// IOTDF
module IOTDF( clk, rst, in_en, iot_in, fn_sel, busy, valid, iot_out);
input          clk;
input          rst;
input          in_en;
input  [7:0]   iot_in;
input  [2:0]   fn_sel;
output         busy;
output         valid;
output [127:0] iot_out;
localparam ENCRYPT = 1, DECRYPT = 2, CRC_GEN = 3, TOP2MAX = 4, LAST2MIN = 5;
localparam FUNC_LEFT_1 = 0, FUNC_LEFT_2 = 1, FUNC_RIGHT_1 = 2, FUNC_RIGHT_2 = 3, FUNC_KEEP = 4;
reg [3:0]cnt_read_r, cnt_read_w;  
reg [2:0]cnt_round_r, cnt_round_w;  
reg [1:0]start_output_flag_r, start_output_flag_w;  
reg [2:0] fn_sel_r;
wire [2:0]fn_sel_w = fn_sel;
reg [127:0]iot_in_r, iot_in_w;
reg valid_r;
reg [127:0]iot_out1_r, iot_out1_w;
reg [127:0]iot_out2_r, iot_out2_w;
wire [63:0]IP_out;
wire [31:0]IP_out_L, IP_out_R;
wire [63:0]FP_in, FP_out;
wire [31:0]XOR_out, XOR_in1, XOR_in2;
reg [31:0]MUX_out1_63_32, MUX_out1_31_0;
wire [63:0]MUX_out1_127_64;
wire [55:0]MUX_sub_key_gen_in;
reg [2:0]sub_key_gen_func;
wire [55:0]PC1_out;
wire [47:0]KEY;
wire [55:0]KEY_before_PC2_w, KEY_before_PC2_r;  
wire [2:0]CRC_remainder;
reg [10:0]crc_dividend_in;
reg [127:0]crc_iot_out1_w;
reg Is_in_biggerthan_out1_r, Is_in_biggerthan_out1_w;  
reg Is_in_biggerthan_out2_r, Is_in_biggerthan_out2_w;  
wire Is_in_biggerthan_out1_8b, Is_in_biggerthan_out2_8b;  
wire Is_in_equal_out1_8b, Is_in_equal_out2_8b;  
reg [7:0]cmp_in_in, cmp_in_out1, cmp_in_out2;  
assign busy = 0;
assign valid = valid_r; 
assign iot_out = ((fn_sel_r==TOP2MAX || fn_sel_r==LAST2MIN) && cnt_read_r==1)? iot_out1_r:iot_out2_r;  
always@(*)begin
	cnt_read_w = (in_en)?cnt_read_r + 1'b1:cnt_read_r;
end
always@(posedge clk or posedge rst)begin
	if(rst) cnt_read_r <= 0;
	else cnt_read_r <= cnt_read_w;
end
always@(*)begin
	cnt_round_w = (cnt_read_r==15)? cnt_round_r + 1'b1:cnt_round_r;
end
always@(posedge clk or posedge rst)begin
	if(rst) cnt_round_r <= 0;
	else cnt_round_r <= cnt_round_w;
end
always@(*)begin
  ...
make LEC_CHECK=0 CAP_MARGIN=20 CELL_PAD_IN_SITES_DETAIL_PLACEMENT=2 CORE_ASPECT_RATIO=0.7 CORE_MARGIN=6 CORE_UTILIZATION=49 CTS_CLUSTER_SIZE=73 GPL_ROUTABILITY_DRIVEN=1 HOLD_SLACK_MARGIN=0.29 MAX_ROUTING_LAYER=met5 MIN_ROUTING_LAYER=met2 PLACE_DENSITY_LB_ADDON=0.06 SETUP_SLACK_MARGIN=1.11 SLEW_MARGIN=20 finish   # period 4.82 ns
run.sh (not shown) runs the stock make flow with config.mk's settings and CLKGATE_MAP_FILE=.
The first run did not get past detailed placement (DPL-0033).
Edit:
CELL_PAD_IN_SITES_DETAIL_PLACEMENT = default   (was 2)
CORE_ASPECT_RATIO = default   (was 0.7)
CORE_MARGIN = 2   (was 6)
CORE_UTILIZATION = 44   (was 49)
CTS_CLUSTER_DIAMETER = 400   (was default)
CTS_CLUSTER_SIZE = default   (was 73)
GPL_ROUTABILITY_DRIVEN = default   (was 1)
HOLD_SLACK_MARGIN = default   (was 0.29)
MAX_ROUTING_LAYER = default   (was met5)
MIN_ROUTING_LAYER = default   (was met2)
PLACE_DENSITY_LB_ADDON = default   (was 0.06)
SETUP_SLACK_MARGIN = 0.1   (was 1.11)
clock period = 3.27 ns   (was 4.82 ns; I/O delays follow)
After rerunning: The changed run finished but failed the layout checks on setup timing. Die area grows by 4.4%. Synthesized cell count stays the same. Synthesized area does not change.
Edit:
ABC_AREA = 1   (was default)
CORE_UTILIZATION = 72   (was 44)
CTS_CLUSTER_SIZE = 100   (was default)
PLACE_DENSITY = 0.39   (was default)
clock period = 1.75 ns   (was 3.27 ns; I/O delays follow)
Effect: The changed run aborted during detailed placement. Synthesized cell count increases by a quarter to a third. Area after synthesis decreases slightly. Die area decreases by well over a third.
Edit:
CORE_ASPECT_RATIO = 0.5   (was default)
CTS_CLUSTER_DIAMETER = 373   (was 400)
CTS_CLUSTER_SIZE = 98   (was 100)
PLACE_DENSITY = 0.4   (was 0.39)
TNS_END_PERCENT = 35   (was default)
clock period = 3.66 ns   (was 1.75 ns; I/O delays follow)
Result:
- The changed run failed in global routing with GRT-0116
- die area barely changes
- synthesized cell count is unchanged
- area after synthesis is unchanged
Edit:
CTS_CLUSTER_DIAMETER = 400   (was 373)
CTS_CLUSTER_SIZE = 100   (was 98)
PLACE_DENSITY = 0.39   (was 0.4)
SETUP_SLACK_MARGIN = 0.32   (was 0.1)
TNS_END_PERCENT = default   (was 35)
clock period = 1.75 ns   (was 3.66 ns; I/O delays follow)
This time the run ended with an error in detailed placement.
Die area stays the same.
Synthesized cell count is unchanged.
Area after synthesis does not change.

========
IOTDF again, from the RTL that the note above started with.
==> flow/design.v (excerpt) <==
module IOTDF( clk, rst, in_en, iot_in, fn_sel, busy, valid, iot_out);
input          clk;
input          rst;
input          in_en;
input  [7:0]   iot_in;
input  [2:0]   fn_sel;
output         busy;
output         valid;
output [127:0] iot_out;
localparam ENCRYPT = 1, DECRYPT = 2, CRC_GEN = 3, TOP2MAX = 4, LAST2MIN = 5;
localparam FUNC_LEFT_1 = 0, FUNC_LEFT_2 = 1, FUNC_RIGHT_1 = 2, FUNC_RIGHT_2 = 3, FUNC_KEEP = 4;
reg [3:0]cnt_read_r, cnt_read_w;  
reg [2:0]cnt_round_r, cnt_round_w;  
reg [1:0]start_output_flag_r, start_output_flag_w;  
reg [2:0] fn_sel_r;
wire [2:0]fn_sel_w = fn_sel;
reg [127:0]iot_in_r, iot_in_w;
reg valid_r;
reg [127:0]iot_out1_r, iot_out1_w;
reg [127:0]iot_out2_r, iot_out2_w;
wire [63:0]IP_out;
wire [31:0]IP_out_L, IP_out_R;
wire [63:0]FP_in, FP_out;
wire [31:0]XOR_out, XOR_in1, XOR_in2;
reg [31:0]MUX_out1_63_32, MUX_out1_31_0;
wire [63:0]MUX_out1_127_64;
wire [55:0]MUX_sub_key_gen_in;
reg [2:0]sub_key_gen_func;
wire [55:0]PC1_out;
wire [47:0]KEY;
wire [55:0]KEY_before_PC2_w, KEY_before_PC2_r;  
wire [2:0]CRC_remainder;
reg [10:0]crc_dividend_in;
reg [127:0]crc_iot_out1_w;
  ...
Settings: LEC_CHECK=0, CAP_MARGIN=20, CELL_PAD_IN_SITES_DETAIL_PLACEMENT=0, CORE_MARGIN=6, CORE_UTILIZATION=59, CTS_CLUSTER_SIZE=52, GPL_ROUTABILITY_DRIVEN=0, MAX_ROUTING_LAYER=met5, MIN_ROUTING_LAYER=met2, PLACE_DENSITY_LB_ADDON=0.06, SETUP_SLACK_MARGIN=1.11, SLEW_MARGIN=20; clock period 4.82 ns.
The starting point aborted during global routing (GRT-0116).
Rerun with:
- CELL_PAD_IN_SITES_DETAIL_PLACEMENT: 0 -> default
- CORE_MARGIN: 6 -> 2
- CORE_UTILIZATION: 59 -> 66
- CTS_CLUSTER_DIAMETER: default -> 314
- CTS_CLUSTER_SIZE: 52 -> 41
- GPL_ROUTABILITY_DRIVEN: 0 -> default
- MAX_ROUTING_LAYER: met5 -> default
- MIN_ROUTING_LAYER: met2 -> default
- PLACE_DENSITY_LB_ADDON: 0.06 -> default
- SETUP_SLACK_MARGIN: 1.11 -> default
- clock period: 4.82 -> 4.15 ns (I/O delays scaled with it)
Effect: The changed run stopped in global routing (GRT-0116). Synthesized area stays the same. Die size came out lower by 16%. Synthesized cell count does not change.
